==> v26 <==
## as2650
module as2650(
	input reset,
	output [12:0] adr,
	input [7:0] dbus_in,
	output [7:0] dbus_out,
	output oeb,
	output rw,
	output opreq,
	output wrp,
	output m_io,
	output d_c,
	input sense,
	output flag,
	input clk
);
	reg [7:0] r0;
	reg [7:0] r123[2:0];
	reg [7:0] r123_2[2:0];
	reg [14:0] pc;
	reg [7:0] psu;
	reg [7:0] psl;
	reg [7:0] ins_reg;
	reg [14:0] stack[7:0];
	reg [7:0] cycle;
	reg halted;
	reg [7:0] holding_reg;
	reg [7:0] addr_buff;
	reg [1:0] idx_ctrl;
	assign flag = psu[6];
	reg r_opreq;
	assign opreq = r_opreq;
	reg r_rw;
	assign rw = r_rw;
	reg [12:0] r_addr;
	assign adr = r_addr;
	reg r_m_io;
	assign m_io = r_m_io;
	reg r_d_c;
	assign d_c = r_d_c;
	reg r_wrp;
	assign wrp = r_wrp;
	reg [7:0] b_buf;
	assign oeb = r_rw ? 0 : 1;
	assign dbus_out = b_buf;
	wire [7:0] instr_reg = ins_reg[1:0] == 0 ? r0 : (psl[4] ? r123_2[ins_reg[1:0] - 1] : r123[ins_reg[1:0] - 1]);
	wire [7:0] instr_reg_p1 = instr_reg + 1;
	wire [7:0] instr_reg_m1 = instr_reg - 1;
	wire [14:0] branch_addr = pc + (dbus_in[6:0] >= 64 ? -(64 - (dbus_in[6:0] - 64)) : dbus_in[6:0]);
	wire carry = psl[0];
	wire overflow = psl[2];
	wire [7:0] rrr = psl[3] ? {carry, instr_reg[7:1]} : {instr_reg[0], instr_reg[7:1]};
	wire [7:0] rrl = psl[3] ? {instr_reg[6:0], carry} : {instr_reg[6:0], instr_reg[7]};
	wire [7:0] input1 = ins_reg[3:2] == 0 ? holding_reg : instr_reg;
	wire [7:0] input2 = ins_reg[3:2] == 0 ? instr_reg : holding_reg;
	wire [7:0] alu_next = alu_step(input1, input2);
	wire [16:0] mul_res = r0 * (psl[4] ? r123_2[0] : r123[0]);
	always @(posedge clk) begin
		if(reset) begin
			pc <= 0;
			r0 <= 0;
			r123[0] <= 0;
			r123[1] <= 0;
			r123[2] <= 0;
			r123_2[0] <= 0;
			r123_2[1] <= 0;
			r123_2[2] <= 0;
			psu <= 0;
			psl <= 0;
			cycle <= 0;
			r_opreq <= 0;
  ...
make LEC_CHECK=0 CAP_MARGIN=15 CELL_PAD_IN_SITES_DETAIL_PLACEMENT=0 CELL_PAD_IN_SITES_GLOBAL_PLACEMENT=0 CORE_ASPECT_RATIO=1.08 CORE_MARGIN=2 CORE_UTILIZATION=63 CTS_CLUSTER_DIAMETER=28 HOLD_SLACK_MARGIN=-0.08 MAX_ROUTING_LAYER=met4 SETUP_SLACK_MARGIN=-0.03 SLEW_MARGIN=20 TNS_END_PERCENT=5 finish   # period 4.95 ns
run.sh (not shown) runs the stock make flow with config.mk's settings and CLKGATE_MAP_FILE=.
==> v12: changes against v26 <==
CAP_MARGIN = 20   (was 15)
CELL_PAD_IN_SITES_DETAIL_PLACEMENT = not set   (was 0)
CELL_PAD_IN_SITES_GLOBAL_PLACEMENT = not set   (was 0)
CORE_ASPECT_RATIO = not set   (was 1.08)
CORE_UTILIZATION = 40   (was 63)
CTS_CLUSTER_DIAMETER = not set   (was 28)
HOLD_SLACK_MARGIN = not set   (was -0.08)
MAX_ROUTING_LAYER = not set   (was met4)
SETUP_SLACK_MARGIN = not set   (was -0.03)
TNS_END_PERCENT = not set   (was 5)
==> flow/constraint.sdc (replaced) <==
create_clock -name core_clock -period 4.14 [get_ports {clk}]
set_input_delay 0.8280 -clock core_clock [delete_from_list [all_inputs] [get_ports {clk}]]
set_output_delay 0.8280 -clock core_clock [all_outputs]
set_load 0.01 [all_outputs]
==> v17: changes against v26 <==
ABC_AREA = 1   (was not set)
CAP_MARGIN = 20   (was 15)
CELL_PAD_IN_SITES_DETAIL_PLACEMENT = not set   (was 0)
CELL_PAD_IN_SITES_GLOBAL_PLACEMENT = not set   (was 0)
CORE_ASPECT_RATIO = not set   (was 1.08)
CORE_UTILIZATION = 70   (was 63)
CTS_CLUSTER_DIAMETER = not set   (was 28)
CTS_CLUSTER_SIZE = 31   (was not set)
HOLD_SLACK_MARGIN = not set   (was -0.08)
MAX_ROUTING_LAYER = not set   (was met4)
SETUP_SLACK_MARGIN = 1.18   (was -0.03)
TNS_END_PERCENT = not set   (was 5)
==> flow/constraint.sdc (replaced) <==
create_clock -name core_clock -period 4.48 [get_ports {clk}]
set_input_delay 0.8960 -clock core_clock [delete_from_list [all_inputs] [get_ports {clk}]]
set_output_delay 0.8960 -clock core_clock [all_outputs]
set_load 0.01 [all_outputs]
==> results <==
Between v17 and v26, the lower synthesized cell count is in v26 (gap 25%, measured against v26).
Between v17 and v26, the lower synthesized area is in v26 (gap about 2.8%, measured against v26).
Die area, lowest first: v17, v26, v12.
v12 completed, yet does not pass: setup timing. v17 did not get past global routing with GRT-0116. v26 died in global routing with GRT-0116.

---

==> inputs of job 4885 <==
as2650 again, from the RTL that the note above started with.
Settings: LEC_CHECK=0, CAP_MARGIN=20, CORE_MARGIN=2, CORE_UTILIZATION=70, CTS_CLUSTER_SIZE=31, SLEW_MARGIN=20; clock period 4.48 ns.
==> inputs of job 7148, as changes to job 4885 <==
Settings changed: CELL_PAD_IN_SITES_GLOBAL_PLACEMENT from default to 2, CORE_UTILIZATION 70 to 50, CTS_CLUSTER_SIZE 31 to default, MIN_ROUTING_LAYER from default to met2.
==> flow/constraint.sdc (replaced) <==
create_clock -name core_clock -period 8.0 [get_ports {clk}]
set_input_delay 1.6000 -clock core_clock [delete_from_list [all_inputs] [get_ports {clk}]]
set_output_delay 1.6000 -clock core_clock [all_outputs]
set_load 0.01 [all_outputs]
==> inputs of job 1897, as changes to job 4885 <==
Settings changed: ABC_AREA from default to 1, PLACE_DENSITY_LB_ADDON from default to 0.2, SETUP_SLACK_MARGIN from default to 1.23.
==> inputs of job 3629, as changes to job 4885 <==
Settings changed: ABC_AREA from default to 0, CAP_MARGIN 20 to 15, CORE_UTILIZATION 70 to 40, CTS_CLUSTER_DIAMETER from default to 321, CTS_CLUSTER_SIZE 31 to default, GPL_TIMING_DRIVEN from default to 1, HOLD_SLACK_MARGIN from default to 0.19, MAX_ROUTING_LAYER from default to met4, MIN_ROUTING_LAYER from default to met2, PLACE_DENSITY from default to 0.86, SLEW_MARGIN 20 to 30, TNS_END_PERCENT from default to 70.
==> flow/constraint.sdc (replaced) <==
create_clock -name core_clock -period 5.57 [get_ports {clk}]
set_input_delay 1.1140 -clock core_clock [delete_from_list [all_inputs] [get_ports {clk}]]
set_output_delay 1.1140 -clock core_clock [all_outputs]
set_load 0.01 [all_outputs]
==> results <==
Job 7148 never finished: it broke off in global routing (5_1_grt) on GRT-0116. Job 1897 ended with an error in global routing (5_1_grt), error GRT-0116. Job 4885 stopped in global routing (5_1_grt) on GRT-0116. Job 3629 failed in global routing (5_1_grt). In synthesized cell count, job 4885 and job 3629 do not differ. Against job 4885, the synthesized area of job 1897 is larger by about 2.8%. Die size: job 3629 > job 7148 > job 1897 > job 4885.
==> figures <==
Status: job 1897 did not finish; job 3629 did not finish; job 7148 did not finish; job 4885 did not finish
Last stage reached: job 1897 global routing (5_1_grt); job 3629 global routing (5_1_grt); job 7148 global routing (5_1_grt); job 4885 global routing (5_1_grt)
Parity-gate share of the synthesized area counting xor and xnor cells: job 1897 0.0270; job 3629 0.0377; job 7148 0.0377; job 4885 0.0377
Adder Share, Synth: job 1897 0.0798; job 3629 0.0824; job 7148 0.0824; job 4885 0.0824
Cell count after placement: job 1897 5290; job 3629 4782; job 7148 4239; job 4885 4414
Sequential fraction of the synthesis area: job 1897 0.260; job 3629 0.267; job 7148 0.267; job 4885 0.267
Worst slack, placed: job 1897 -696 ps; job 3629 -366 ps; job 7148 1310 ps; job 4885 -883 ps
Number of levels in the clock H-tree: job 1897 1; job 3629 2; job 7148 2; job 4885 2
Buffers inserted during post-CTS setup optimization: job 1897 96; job 3629 1; job 7148 0; job 4885 105
AND-OR/OR-AND Cells, Area Fraction: job 1897 0.253; job 3629 0.268; job 7148 0.268; job 4885 0.268
DPL Wire Length: job 1897 102000 um; job 3629 137000 um; job 7148 105000 um; job 4885 102000 um
Routability cong.: job 1897 1.32; job 3629 1.22; job 7148 1.42; job 4885 1.40
Area fraction in and, or, nand and nor cells after synthesis: job 1897 0.274; job 3629 0.188; job 7148 0.188; job 4885 0.188
Yosys cell count: job 1897 4513; job 3629 3609; job 7148 3609; job 4885 3609
